== job 4699 ==
==> flow/design.v (excerpt) <==
module fpadd (
    clk, reset, start,
    a, b,
    sum, 
    done
);
Settings: LEC_CHECK=0, CAP_MARGIN=20, CORE_MARGIN=2, CORE_UTILIZATION=72, CTS_CLUSTER_DIAMETER=258, CTS_CLUSTER_SIZE=98, PLACE_DENSITY=0.39, SLEW_MARGIN=20, TNS_END_PERCENT=10; clock period 1.96 ns.
run.sh (not shown) runs the stock make flow with config.mk's settings and CLKGATE_MAP_FILE=.
The flow ended early for job 4699: it failed with a tool error in clock tree synthesis.
What job 2878 does differently from job 4699 at the input level:
- an added ABC_AREA of 1
- a deleted CTS_CLUSTER_SIZE that had been 98
- a deleted CTS_CLUSTER_DIAMETER that had been 258
- a deleted PLACE_DENSITY that had been 0.39
- a change of CORE_UTILIZATION from 72 to 70
- a deleted TNS_END_PERCENT that had been 10
- a change of the clock period (ns, I/O delays scaled along) from 1.96 to 2.51
### Flow results
Job 2878 went all the way through synthesis, placement and routing and the layout is clean on timing, DRC and antenna. Summary of the comparison: post-placement cell area is lower in job 2878, relative to job 4699. NOTE die area job 4699->job 2878 increased by more than 10%. Instance count of the mapped netlist ends up higher on job 2878. Compared job 2878 vs job 4699, and count of unique library cells instantiated by Yosys is down in job 2878.
The following lists how job 9138 was set up differently from job 2878:
- ABC_AREA no longer set, was 1
- CORE_UTILIZATION now 21, was 70
- the clock period (ns, I/O delays scaled along) now 5.2, was 2.51
--- outcome ---
- Job 9138 ended with every stage complete and zero timing, DRC or antenna violations.
- Job 2878 finished all stages; the layout is clean.
- The highest routing layer actually used comes out met4 in one run and met5 in the other, namely in job 9138 and job 2878 respectively.
- Of the two values seen for combinational family with the most area after synthesis, AND-OR/OR-AND gates was produced by job 9138 and simple AND/OR/NAND/NOR gates by job 2878.
- Taking job 2878 as the reference, in job 9138 post-route worst setup slack went up 1.34 ns, number of instances in the placed design went down 206, post-route clock skew held.
> inputs changed (job 9138 -> job 1174)
- CTS_CLUSTER_SIZE now 32, previously not set
- ABC_AREA now 0, previously not set
- TNS_END_PERCENT now 5, previously not set
- CORE_UTILIZATION now 70, was 21
- the clock period (ns, I/O delays scaled along) now 2.51, was 5.2
Findings:
- Job 1174 did not run to completion, as it errored out during global routing.
- Job 1174 against job 9138; placed standard-cell area is up by a little under 10%.
- Weighted congestion at the end of routability-driven global placement ends up higher on job 1174.
- From job 9138 to job 1174 the numbers moved as follows: number of rows in the core area down about 46%; placeable core area down 36000 µm²; count of unique library cells instantiated by Yosys flat.
## Diff of input files: job 5361 against job 1174
- clearing CTS_CLUSTER_SIZE, which used to be 32
- clearing TNS_END_PERCENT, which used to be 5
- clearing ABC_AREA, which used to be 0
- swapping 70 for 40 in CORE_UTILIZATION
- swapping 2.51 for 3.66 in the clock period (ns, I/O delays scaled along)
### Flow results
Placed standard-cell area was higher in the run labelled job 1174.
Proportion of synthesized flip-flops having asynchronous set or reset came out exactly the same in job 5361 and job 1174.
| simple-gate area share of the yosys netlist | job 5361 vs job 1174 | ≈ equal |
Job 5361 was carried through to the last stage, and its layout satisfied the timing, design-rule and antenna checks.
In the flow results for job 5361 and job 1174, the quantity of gates resized following cts is larger on job 1174.
Changes observed in job 5361 relative to job 1174: area enclosed by the die boundary went up 72%, row count went up 33%, placeable core area went up 12000 µm², placed cell count went down 40, placement-stage worst setup slack went up 0.70 ns.
Of job 5361 and job 1174, it is job 5361 that has the lower weighted congestion reported at the end of routability-driven placement.
Here is what was changed in the inputs of job 232 compared with job 5361.
- changing CORE_UTILIZATION from 40 to 72
- setting PLACE_DENSITY to 0.67 for the first time
- changing the clock period (ns, I/O delays scaled along) from 3.66 to 4.08
Comparing job 5361 against job 232, there is no change at all in number of sequential storage elements. Number of antenna violations at the first check in global routing came out exactly the same in job 5361 and job 232. In the flow results for job 5361 and job 232, the cell area after placement is smaller on job 232. The core of job 232 is more densely filled than that of job 5361. Job 232 vs job 5361 — vertical extent of the die dropped 25%. Measured against job 232, the worst vdd rail ir drop of job 5361 comes out at 0.58 times the reference value. Job 5361 → job 232: relative max-transition margin has remained practically unchanged, maximum frequency has decreased, combinational group share of total power has decreased. Job 232 vs. job 5361: total global routing track utilization went up by 18 points. Between job 5361 and job 232, the routed wire length is lower for job 232. A last element of the critical path of sum[3] is what job 232 shows, while sum[5] belongs to job 5361.

---

== build 8 ==
Starting RTL as in the previous note.
// fpadd
module fpadd (
    clk, reset, start,
    a, b,
    sum, 
    done
);
make LEC_CHECK=0 ABC_AREA=1 CAP_MARGIN=20 CORE_ASPECT_RATIO=0.5 CORE_MARGIN=2 CORE_UTILIZATION=43 CTS_CLUSTER_DIAMETER=378 CTS_CLUSTER_SIZE=98 PLACE_DENSITY=0.77 SETUP_SLACK_MARGIN=0.09 SLEW_MARGIN=20 finish   # period 5.0 ns
Build 8 closes out successfully: all stages finished, all timing, DRC and antenna checks passed.
The following lists how build 84 was set up differently from build 8:
# build 8
export LEC_CHECK = 0
export ABC_AREA = 1
export CAP_MARGIN = 20
export CORE_ASPECT_RATIO = 0.5
export CORE_MARGIN = 2
export CORE_UTILIZATION = 43
export CTS_CLUSTER_DIAMETER = 378
export CTS_CLUSTER_SIZE = 98
export PLACE_DENSITY = 0.77
export SETUP_SLACK_MARGIN = 0.09
export SLEW_MARGIN = 20
create_clock -name core_clock -period 5.0 [get_ports {clk}]
# build 84
export LEC_CHECK = 0
export CAP_MARGIN = 20
export CORE_MARGIN = 2
export CORE_UTILIZATION = 62
export SLEW_MARGIN = 20
create_clock -name core_clock -period 3.12 [get_ports {clk}]
Findings:
Re number of buffers on the longest clock path: no difference whatsoever between build 84 and build 8.
Going from build 8 to build 84, met2 wirelength from detailed routing dropped 2.8 mm, compound-gate portion of the synthesized area climbed 13 points, hold slack saw a decrease.
Re largest fanout on the critical path: build 84 is 19 down on build 8.
What build 92 does differently from build 84 at the input level:
# build 84
export LEC_CHECK = 0
export CAP_MARGIN = 20
export CORE_MARGIN = 2
export CORE_UTILIZATION = 62
export SLEW_MARGIN = 20
create_clock -name core_clock -period 3.12 [get_ports {clk}]
# build 92
export LEC_CHECK = 0
export CAP_MARGIN = 20
export CELL_PAD_IN_SITES_DETAIL_PLACEMENT = 1
export CORE_MARGIN = 2
export CORE_UTILIZATION = 40
export CTS_CLUSTER_DIAMETER = 393
export SLEW_MARGIN = 20
create_clock -name core_clock -period 5.0 [get_ports {clk}]
- The via count reported for build 92 is smaller than that of build 84 by 2.0%.
- Summary of build 92 over build 84: total iterations of the first detailed-routing run fell 2, number of standard cells in the layout, taps in and fillers out rose about 3%, amount of wire on met3 after detailed routing dropped 2.2 mm, die outline area climbed 0.010 mm², total number of tap cells went up 116.
- Switching power share of the total (higher): build 92
- When build 92 is set beside build 84, its count of clock-buffer cells in the layout turns out to be 4 smaller.
- The lower max-slew headroom at the worst pin of build 92 and build 84 is in build 92.
Changes in build 89 relative to build 92:
# build 92
export LEC_CHECK = 0
export CAP_MARGIN = 20
export CELL_PAD_IN_SITES_DETAIL_PLACEMENT = 1
export CORE_MARGIN = 2
export CORE_UTILIZATION = 40
export CTS_CLUSTER_DIAMETER = 393
export SLEW_MARGIN = 20
create_clock -name core_clock -period 5.0 [get_ports {clk}]
# build 89
export LEC_CHECK = 0
export CAP_MARGIN = 20
export CORE_MARGIN = 2
export CORE_UTILIZATION = 55
export SLEW_MARGIN = 20
create_clock -name core_clock -period 3.66 [get_ports {clk}]
[summary]
- Layout buffer count excluding clock buffers: higher on build 89
- The layout-stage area growth over the synthesis result in build 89 sits 1.4 points above the value recorded for build 92.
- Clock skew of build 89 is on par with build 92.
- Looking at build 92 and build 89, the part of the power in combinational logic is a wash.
- Net switching fraction of the power | build 89 below build 92
What build 87 does differently from build 89 at the input level:
# build 89
export LEC_CHECK = 0
export CAP_MARGIN = 20
export CORE_MARGIN = 2
export CORE_UTILIZATION = 55
export SLEW_MARGIN = 20
create_clock -name core_clock -period 3.66 [get_ports {clk}]
# build 87
export LEC_CHECK = 0
export CAP_MARGIN = 20
export CORE_MARGIN = 2
export CORE_UTILIZATION = 40
export SLEW_MARGIN = 20
create_clock -name core_clock -period 5.0 [get_ports {clk}]
Notes after the runs:
- Of build 87 and build 89, the run reporting the lower first-pass GRT wire length was build 89.
- Compare build 87 and build 89 | post-route core utilization lower: build 87
- Transition time at the pin with the least slew margin in build 87 vs build 89: up 0.034 ns
- Build 87: total global-route track usage is 7.9 points lower than what build 89 reported.
- Row worst reg-to-reg path cell count: build 87 higher / build 89 lower
- Against build 89, routed metal-1 wire length in build 87 rose by a few percent.
- Build 87 vs build 89, global placement routability congestion went down by 3.6%.
- Post-route cell area: build 87 < build 89
- Slack of the critical path in build 87 is 1.01 ns higher than in build 89
Edits applied to the flow inputs when going from build 87 to build 81:
# build 87
export LEC_CHECK = 0
export CAP_MARGIN = 20
export CORE_MARGIN = 2
export CORE_UTILIZATION = 40
export SLEW_MARGIN = 20
create_clock -name core_clock -period 5.0 [get_ports {clk}]
# build 81
export LEC_CHECK = 0
export ABC_AREA = 1
export CAP_MARGIN = 20
export CORE_ASPECT_RATIO = 0.5
export CORE_MARGIN = 2
export CORE_UTILIZATION = 52
export CTS_CLUSTER_DIAMETER = 378
export CTS_CLUSTER_SIZE = 98
export PLACE_DENSITY = 0.37
export SETUP_SLACK_MARGIN = 0.09
export SLEW_MARGIN = 20
create_clock -name core_clock -period 5.0 [get_ports {clk}]
- Summary: with build 87 as the reference, total cell area reported by yosys after synthesis in build 81 moved up by more than 10%.
- Diff build 87 -> build 81: maximum frequency grew by 16 MHz; combinational share of power grew by 17 points; total track usage up 12 points; overall die height shrank by about 34%; total number of nets in the final design climbed about 40%.
- For build 87, the group drawing the most power was clock, unlike build 81, where it was combinational logic.
- Build 81 finished all stages; the layout is clean.
- For length of the first detailed-routing pass in iterations, build 81 and build 87 come out practically identical.
Power and IR drop assume default switching activity.
